yarrow:
// fmad_fp32
module fmad_fp32
  (
   input         clk,
   input         reset,
   input         req,
   input [31:0]  x,
   input [31:0]  y,
   input [31:0]  z,
   output [31:0] rslt,
   output [4:0]  flag
   );
clock: 13.2 ns
lec_check: 0
abc_area: 1
cap_margin: 15
core_aspect_ratio: 0.5
core_margin: 2
core_utilization: 72
cts_cluster_diameter: 307
cts_cluster_size: 100
place_density: 0.42
setup_slack_margin: 3.88
slew_margin: 20
tns_end_percent: 10
run.sh (not shown) runs the stock make flow with config.mk's settings and CLKGATE_MAP_FILE=.
As the logs show, yarrow stopped at global routing after a tool error, so it never reached the end of the flow.
Input changes introduced in xenon (baseline for comparison: yarrow):
Settings: SETUP_SLACK_MARGIN no longer set, was 3.88; TNS_END_PERCENT no longer set, was 10; CTS_CLUSTER_DIAMETER no longer set, was 307; CTS_CLUSTER_SIZE now 40, was 100; CORE_ASPECT_RATIO no longer set, was 0.5; ABC_AREA no longer set, was 1; PLACE_DENSITY no longer set, was 0.42; the clock period (ns, I/O delays scaled along) now 13.6, was 13.2.
### Flow results
Completing all stages was not enough for xenon: its layout failed the final checks because of setup timing. Cmp xenon vs yarrow: setup slack after placement lower in xenon. xenon reports a higher post-synthesis average cell area than yarrow does. Per the comparison of xenon with yarrow, horizontal die dimension shrank by 29%, number of H-tree levels increased by 1 relative to the old numbers, post-place instance area went up by about 2.6%.
What sierra does differently from xenon at the input level:
Settings: a deleted CTS_CLUSTER_SIZE that had been 40; a change of CAP_MARGIN from 15 to 20; a change of CORE_UTILIZATION from 72 to 40; a change of the clock period (ns, I/O delays scaled along) from 13.6 to 17.5.
==> results <==
In sierra the met1 usage turned out 23 points lower than in xenon.
The layout from xenon, despite a flow that completed every stage, fails the layout checks, with the failing checks listed as setup timing.
sierra completed end to end with timing, DRC and antenna clean.
Summary of sierra over xenon: worst setup slack now larger.
Count of filler cells inserted in the layout: lower on xenon
[sierra] post-route core utilization fell 38 points relative to xenon
Modified inputs, fjord compared to sierra
Settings: the clock period (ns, I/O delays scaled along): 17.5 -> 16.8.
[summary]
fjord against sierra: initial antenna violation count has decreased; slack of the critical path has decreased.
Diff sierra..fjord | die size | unchanged
Launch point of the worst path: fmad.sft3[0]$_DFFE_PP_ -> sierra, fmad.add[50]$_DFFE_PP_ -> fjord
Comparing fjord and sierra, the higher via count of the first global-routing pass was measured on fjord.
fjord ended with more summed area of non-filler cells in the final layout than sierra.
fjord completed; timing, DRC and antenna clean
The lower global-route wire length before repair of fjord and sierra is in sierra.
fjord and sierra ended up with nearly the same number of vias after detailed routing.

========
Starting RTL as in the previous note.
clock: 9.93 ns
lec_check: 0
abc_area: 1
cap_margin: 0
core_aspect_ratio: 0.63
core_margin: 2
core_utilization: 59
cts_cluster_diameter: 261
max_routing_layer: met4
place_density: 0.43
setup_slack_margin: -0.7
slew_margin: 30
The first run completed and failed the layout checks on setup timing.
Change:
- PLACE_DENSITY: 0.43 -> not set
- PLACE_DENSITY_LB_ADDON: not set -> 0.19
- SETUP_SLACK_MARGIN: -0.7 -> not set
- TNS_END_PERCENT: not set -> 5
- clock period: 9.93 -> 11.6 ns (I/O delays scaled with it)
What happened:
- The new run completed and failed the layout checks on setup timing
- count of clock-buffer cells in the layout decreases by 2
- design area is lower by roughly a tenth
- die size stays the same
- core utilization fell by 7.8 points
- global-route usage came out lower by 1.0 points
- critical path depth falls by 32
Change:
- ABC_AREA: 1 -> not set
- CAP_MARGIN: 0 -> 20
- CORE_ASPECT_RATIO: 0.63 -> not set
- CORE_UTILIZATION: 59 -> 65
- CTS_CLUSTER_DIAMETER: 261 -> not set
- MAX_ROUTING_LAYER: met4 -> not set
- PLACE_DENSITY_LB_ADDON: 0.19 -> not set
- SLEW_MARGIN: 30 -> 20
- TNS_END_PERCENT: 5 -> not set
- clock period: 11.6 -> 13.6 ns (I/O delays scaled with it)
Result: The changed run ran to the end with violations: setup timing. Sequential share of layout area rose by 1.2 points. Final area came out lower by a little under a tenth. Hold slack got worse by 6.5 ps. Non-clock buffer count went down by 579. Register-to-register slack degrades by 1400 ps. Via count went down by about a fifth.

========
alpha:
Starting RTL as in the previous note.
==> flow/config.mk <==
export PLATFORM = sky130hd
export DESIGN_NAME = fmad_fp32
export DESIGN_NICKNAME = fmad_fp32
export VERILOG_FILES = /design/flow/design.v
export SDC_FILE = /design/flow/constraint.sdc
export NUM_CORES = 4
export LEC_CHECK = 0
export ABC_AREA = 1
export CAP_MARGIN = 40
export CORE_ASPECT_RATIO = 1.34
export CORE_MARGIN = 2
export CORE_UTILIZATION = 72
export CTS_CLUSTER_SIZE = 10
export PLACE_DENSITY = 0.38
export SETUP_SLACK_MARGIN = 0.59
export SLEW_MARGIN = 20
==> flow/constraint.sdc <==
create_clock -name core_clock -period 2.09 [get_ports {clk}]
set_input_delay 0.4180 -clock core_clock [delete_from_list [all_inputs] [get_ports {clk}]]
set_output_delay 0.4180 -clock core_clock [all_outputs]
set_load 0.01 [all_outputs]
FAIL alpha @ detailed placement: tool exited with error
## Diff of input files: beta against alpha
Settings: a change of CAP_MARGIN from 40 to 20; a deleted CORE_ASPECT_RATIO that had been 1.34; a deleted PLACE_DENSITY that had been 0.38; a deleted SETUP_SLACK_MARGIN that had been 0.59; a deleted ABC_AREA that had been 1; a change of CORE_UTILIZATION from 72 to 51; a deleted CTS_CLUSTER_SIZE that had been 10; a change of the clock period (ns, I/O delays scaled along) from 2.09 to 16.8.
## What came out
beta: done, clean on timing, DRC and antenna
alpha did not make it past detailed placement, where a tool error ended it.
Summary of beta over alpha: horizontal die dimension picked up an extra 37%; count of distinct cell types in the synthesized netlist saw an increase.
Compared with alpha, in beta share of cell area taken by muxes after synthesis rose by 6.8 points, chip area rose by about 40%, synthesized net count fell by 14%.
Yosys-reported design area after synthesis for beta: 460 sq um up relative to alpha
The combined area of all synthesized cells in beta sits about 0.9% above the value recorded for alpha.
Taking alpha as 1.0, beta lands at 1.19 on mean area per synthesized cell.
Post-synth tally of flip-flops with integrated enable came out exactly the same in beta and alpha.
| area fraction in compound gates after synthesis | higher: alpha |
beta: fraction of the core area occupied by cells at floorplan lower than alpha
[inputs] gamma vs beta
Settings: setting CTS_CLUSTER_SIZE to 36 for the first time; changing CORE_UTILIZATION from 51 to 72; changing CAP_MARGIN from 20 to 10; changing the clock period (ns, I/O delays scaled along) from 16.8 to 14.6.
==> results <==
- Summary of beta and gamma: one run falls short of a clean finish, namely gamma.
- gamma had finished all stages when the layout checks came back failing, citing setup timing.
- Diff gamma and beta: detailed-routing iteration count for the pre-antenna-repair pass higher in gamma
- beta -> gamma: wire length decreased by a few percent
- Compared gamma vs beta, and worst setup slack is down in gamma.
--- input diff gamma..delta ---
Settings: CAP_MARGIN now 20, was 10; CORE_UTILIZATION now 58, was 72; CTS_CLUSTER_SIZE no longer set, was 36; the clock period (ns, I/O delays scaled along) now 9.35, was 14.6.
### Flow results
gamma → delta: longest individual stage delay on the worst path has increased; multi-input logic cell count has remained practically unchanged; area added between synthesis and finish has increased.
| delta | all stages done | FAIL | setup timing |
Number of non-clock buffers in the layout: delta vs gamma up about 300%
delta against gamma: summed area of non-filler cells in the final layout +about 27%, global-route total usage across every layer -3.1 points, die area +about 24%, number of optimization iterations in the first detailed-route pass +1.
Sort delta and gamma by headroom to the max-slew limit asc -> top: delta
Between delta and gamma, it is delta whose placed standard-cell area is higher, by 12000 sq um.

========
## v27
Starting RTL as in the previous note.
clock: 12.0 ns
lec_check: 0
abc_area: 1
cap_margin: 0
core_aspect_ratio: 0.63
core_margin: 2
core_utilization: 59
cts_cluster_diameter: 261
max_routing_layer: met4
place_density_lb_addon: 0.19
setup_slack_margin: 3.14
slew_margin: 30
v27 -> stages 100% | layout checks FAIL | setup timing
diff inputs: v27 => v26
Settings: clearing PLACE_DENSITY_LB_ADDON, which used to be 0.19; clearing MAX_ROUTING_LAYER, which used to be met4; swapping 261 for 222 in CTS_CLUSTER_DIAMETER; swapping 0.63 for 0.91 in CORE_ASPECT_RATIO; swapping 30 for 20 in SLEW_MARGIN; swapping 59 for 72 in CORE_UTILIZATION; putting CTS_CLUSTER_SIZE at 39 where nothing was set; swapping 12.0 for 10.6 in the clock period (ns, I/O delays scaled along).
==> results <==
- v26 did not finish; the tool stopped in global routing with error GRT-0116.
- Lower area of the core goes to v26 over v27.
- From v26 to v27, count of port buffers added during placement did not move at all.
- On number of enable-type register cells in the synthesized netlist, v27 and v26 are basically level.
- Higher count of buffers added by post-CTS timing repair for setup goes to v26 over v27.
- v26 against v27; post-cts sizing count is up by more than half.
- Changes observed in v26 relative to v27: total placed instance area increased by about 5.5% relative to the old numbers, half-perimeter wire length after placement decreased by 5.9 mm relative to the old numbers, distinct cell type count after synthesis closely matched the old numbers, die size decreased by 18% relative to the old numbers, worst-case setup slack after placement decreased by 1.41 ns relative to the old numbers.
- TritonCTS buffer count on v26 is down relative to v27.
Here is what was changed in the inputs of v20 compared with v26.
Settings: SETUP_SLACK_MARGIN: 3.14 -> unset; CTS_CLUSTER_SIZE: 39 -> 17; CORE_ASPECT_RATIO: 0.91 -> unset; CAP_MARGIN: 0 -> 15; CTS_CLUSTER_DIAMETER: 222 -> 209; the clock period (ns, I/O delays scaled along): 10.6 -> 13.6.
## What came out
Sink count of the clock tree came out exactly the same in v20 and v26.
From v26 to v20, number of enable-type register cells in the synthesized netlist did not move at all.
Between v26 and v20, number of placed instances, taps included decreased.
Of v20 and v26, the run reporting the higher count of standard-cell rows was v20.
Diff v20 and v26: horizontal die dimension lower in v20
Area of the die delta (v26 -> v20): insignificant
From v26 to v20, synthesized instance count did not move at all.
Taking v26 as the reference, in v20 die height grew by about 5%; placement-stage cell area lost about 15%; total core area now larger.
Of v26 and v20, only v26 never reached the final stage.
v26: aborted in global routing (tool error)
Here is what was changed in the inputs of v9 compared with v20.
Settings: changing CTS_CLUSTER_SIZE from 17 to 72; setting SETUP_SLACK_MARGIN to -1.03 for the first time; changing CTS_CLUSTER_DIAMETER from 209 to 201; changing the clock period (ns, I/O delays scaled along) from 13.6 to 10.7.
## What came out
The flow ended early for v9: it failed with a tool error in global routing. Looking at the reports, v20 completed the entire flow and the layout it produced met the timing, DRC and antenna checks. | worst setup slack after placement | higher: v20 |. From v20 to v9, cts-stage hold buffer count did not move at all. Compared to v20, v9 has TritonCTS buffer count 15 lower. Last weighted congestion value of the routability-driven placer ends up lower on v20. The final HPWL from detailed placement reported for v9 is greater than that of v20 by 13 mm. Reported for v9 and v20, CTS H-tree depth turned out identical to the last digit. v9 -> v20: area reported by Yosys stat delta 0, exact match.
Setup changes, v9 to v45
Settings: a change of CTS_CLUSTER_SIZE from 72 to 100; a change of CAP_MARGIN from 15 to 20; a deleted SETUP_SLACK_MARGIN that had been -1.03; an added PLACE_DENSITY of 0.42; a deleted ABC_AREA that had been 1; an added TNS_END_PERCENT of 10; a deleted CTS_CLUSTER_DIAMETER that had been 201; a change of the clock period (ns, I/O delays scaled along) from 10.7 to 9.02.
Results
- Number of nets at floorplan in v45 vs v9: down 1,174
- Tool error GRT-0116 stopped v45 during global routing; no final results.
- v45 vs v9, number of clock buffers inserted by TritonCTS went up by 26.
- Simple logic cell fraction of the synthesized area delta for v45 relative to v9: 4.4 points lower
- v45 ends up with lower synthesized cell count than v9 does.
Input changes introduced in v7 (baseline for comparison: v45):
Settings: CORE_ASPECT_RATIO: unset -> 1.34; ABC_AREA: unset -> 1; PLACE_DENSITY: 0.42 -> unset; TNS_END_PERCENT: 10 -> unset; CTS_CLUSTER_SIZE: 100 -> 10; SETUP_SLACK_MARGIN: unset -> 0.59; the clock period (ns, I/O delays scaled along): 9.02 -> 2.09.
[summary]
- v7 did not run to completion, as it errored out during detailed placement.
- Height of the die for v7: 15% up relative to v45
- Compared with v45, v7 shows a lower multiplexer area fraction after synthesis.
- Share of the synthesized netlist area taken by xor and xnor gates: v7 vs v45 down 5.2 points
- NOTE: AND-OR/OR-AND share of the synthesized area in v7 exceeds that of v45
- Diff v45 -> v7: net count entering floorplan went up 16%; area after synthesis lost about 0.9%; synthesized cell count grew by 1,174; register area share after synthesis +0.16 points.
- Post-synthesis share of cell area spent on full adders, half adders and majority gates essentially unchanged between v45 and v7.
- Compare v45 and v7 | weighted congestion reported at the end of routability-driven placement higher: v7
- The area of the synthesized netlist per yosys stat of v7 is lower than that of v45.

========
Starting RTL as in the previous note.
==> flow/design.v (excerpt) <==
module fmad_fp32
  (
   input         clk,
   input         reset,
   input         req,
   input [31:0]  x,
   input [31:0]  y,
   input [31:0]  z,
   output [31:0] rslt,
   output [4:0]  flag
   );
==> flow/config.mk <==
export PLATFORM = sky130hd
export DESIGN_NAME = fmad_fp32
export DESIGN_NICKNAME = fmad_fp32
export VERILOG_FILES = /design/flow/design.v
export SDC_FILE = /design/flow/constraint.sdc
export NUM_CORES = 4
export LEC_CHECK = 0
export ABC_AREA = 1
export CAP_MARGIN = 0
export CORE_ASPECT_RATIO = 0.93
export CORE_MARGIN = 2
export CORE_UTILIZATION = 72
export CTS_CLUSTER_DIAMETER = 261
export MAX_ROUTING_LAYER = met4
export PLACE_DENSITY_LB_ADDON = 0.19
export SETUP_SLACK_MARGIN = 3.14
export SLEW_MARGIN = 30
==> flow/constraint.sdc <==
create_clock -name core_clock -period 15.5 [get_ports {clk}]
set_input_delay 3.1000 -clock core_clock [delete_from_list [all_inputs] [get_ports {clk}]]
set_output_delay 3.1000 -clock core_clock [all_outputs]
set_load 0.01 [all_outputs]
The starting point ended with an error in 5_1_grt (GRT-0228).
Next try:
Settings changed: CORE_ASPECT_RATIO 0.93 to 0.63, CORE_MARGIN 2 to 9, CORE_UTILIZATION 72 to 59, SETUP_SLACK_MARGIN 3.14 to not set.
Clock period 15.5 ns to 15.1 ns, I/O delays scaled along.
Result: Now the flow went through all stages and came out clean. Synthesized area does not change. Synthesized cell count stays the same. Die size is higher by 34%.
Next try:
Settings changed: CELL_PAD_IN_SITES_DETAIL_PLACEMENT set to 2, CELL_PAD_IN_SITES_GLOBAL_PLACEMENT set to 2, CTS_CLUSTER_SIZE set to 36, GPL_TIMING_DRIVEN set to 0, HOLD_SLACK_MARGIN set to 0.3, SETUP_SLACK_MARGIN set to 1.48, TNS_END_PERCENT set to 90.
After rerunning: Now the flow never finished: it broke off in 3_1_place_gp_skip_io. Synthesized cell count stays the same. Synthesized area is unchanged. Die size stays the same.
Next try:
Settings changed: CELL_PAD_IN_SITES_DETAIL_PLACEMENT 2 to not set, CELL_PAD_IN_SITES_GLOBAL_PLACEMENT 2 to not set, CORE_MARGIN 9 to 2, CORE_UTILIZATION 59 to 72, CTS_CLUSTER_SIZE 36 to not set, GPL_TIMING_DRIVEN 0 to not set, HOLD_SLACK_MARGIN 0.3 to not set, SETUP_SLACK_MARGIN 1.48 to not set, TNS_END_PERCENT 90 to not set.
Clock period 15.1 ns to 12.0 ns, I/O delays scaled along.
Result: With this change the flow ended with an error in 5_1_grt with ODB-0269; synthesized cell count stays the same; area after synthesis does not change; die area falls by 25%.

========
Starting RTL as in the previous note.
Settings: LEC_CHECK=0, CAP_MARGIN=10, CELL_PAD_IN_SITES_DETAIL_PLACEMENT=2, CORE_ASPECT_RATIO=0.75, CORE_MARGIN=10, CORE_UTILIZATION=72, CTS_CLUSTER_SIZE=22, GPL_ROUTABILITY_DRIVEN=1, GPL_TIMING_DRIVEN=1, PLACE_DENSITY_LB_ADDON=0.1, SETUP_SLACK_MARGIN=1.69, SLEW_MARGIN=20, TNS_END_PERCENT=70; clock period 10.7 ns.
The starting point died in detailed placement (3_5_place_dp) on DPL-0033.
Rerun with:
Settings changed: CAP_MARGIN 10 to 20, CELL_PAD_IN_SITES_DETAIL_PLACEMENT 2 to default, CORE_ASPECT_RATIO 0.75 to default, CORE_MARGIN 10 to 2, CTS_CLUSTER_SIZE 22 to 100, GPL_ROUTABILITY_DRIVEN 1 to default, GPL_TIMING_DRIVEN 1 to default, PLACE_DENSITY from default to 0.43, PLACE_DENSITY_LB_ADDON 0.1 to default, SETUP_SLACK_MARGIN 1.69 to default, TNS_END_PERCENT 70 to 40.
Clock period 10.7 ns to 11.4 ns, I/O delays scaled along.
Result:
- This time the run died in global routing (5_1_grt) with ODB-0269
- area after synthesis does not change
- die area is lower by 11%
- synthesized cell count stays the same
Rerun with:
Settings changed: CAP_MARGIN 20 to 0, CTS_CLUSTER_DIAMETER from default to 301, PLACE_DENSITY 0.43 to 0.36.
Clock period 11.4 ns to 9.7 ns, I/O delays scaled along.
Effect: The new run failed in global routing (5_1_grt), error GRT-0116. Synthesized cell count stays the same. Die area stays the same. Area after synthesis stays the same.
Rerun with:
Settings changed: TNS_END_PERCENT 40 to 20.
Clock period 9.7 ns to 9.0 ns, I/O delays scaled along.
Effect: The changed run aborted during global routing (5_1_grt). Die area stays the same. Synthesized cell count is unchanged. Area after synthesis is unchanged.
Rerun with:
Settings changed: ABC_AREA from default to 1, CORE_ASPECT_RATIO from default to 0.91, CTS_CLUSTER_DIAMETER 301 to 222, CTS_CLUSTER_SIZE 100 to 39, PLACE_DENSITY 0.36 to default, SETUP_SLACK_MARGIN from default to 3.03, TNS_END_PERCENT 20 to default.
Clock period 9.0 ns to 10.6 ns, I/O delays scaled along.
=> The changed run ended with an error in global routing (5_1_grt) on GRT-0116; die size falls by 0.86%; synthesized area is lower by 0.87%; synthesized cell count rose by 18%.
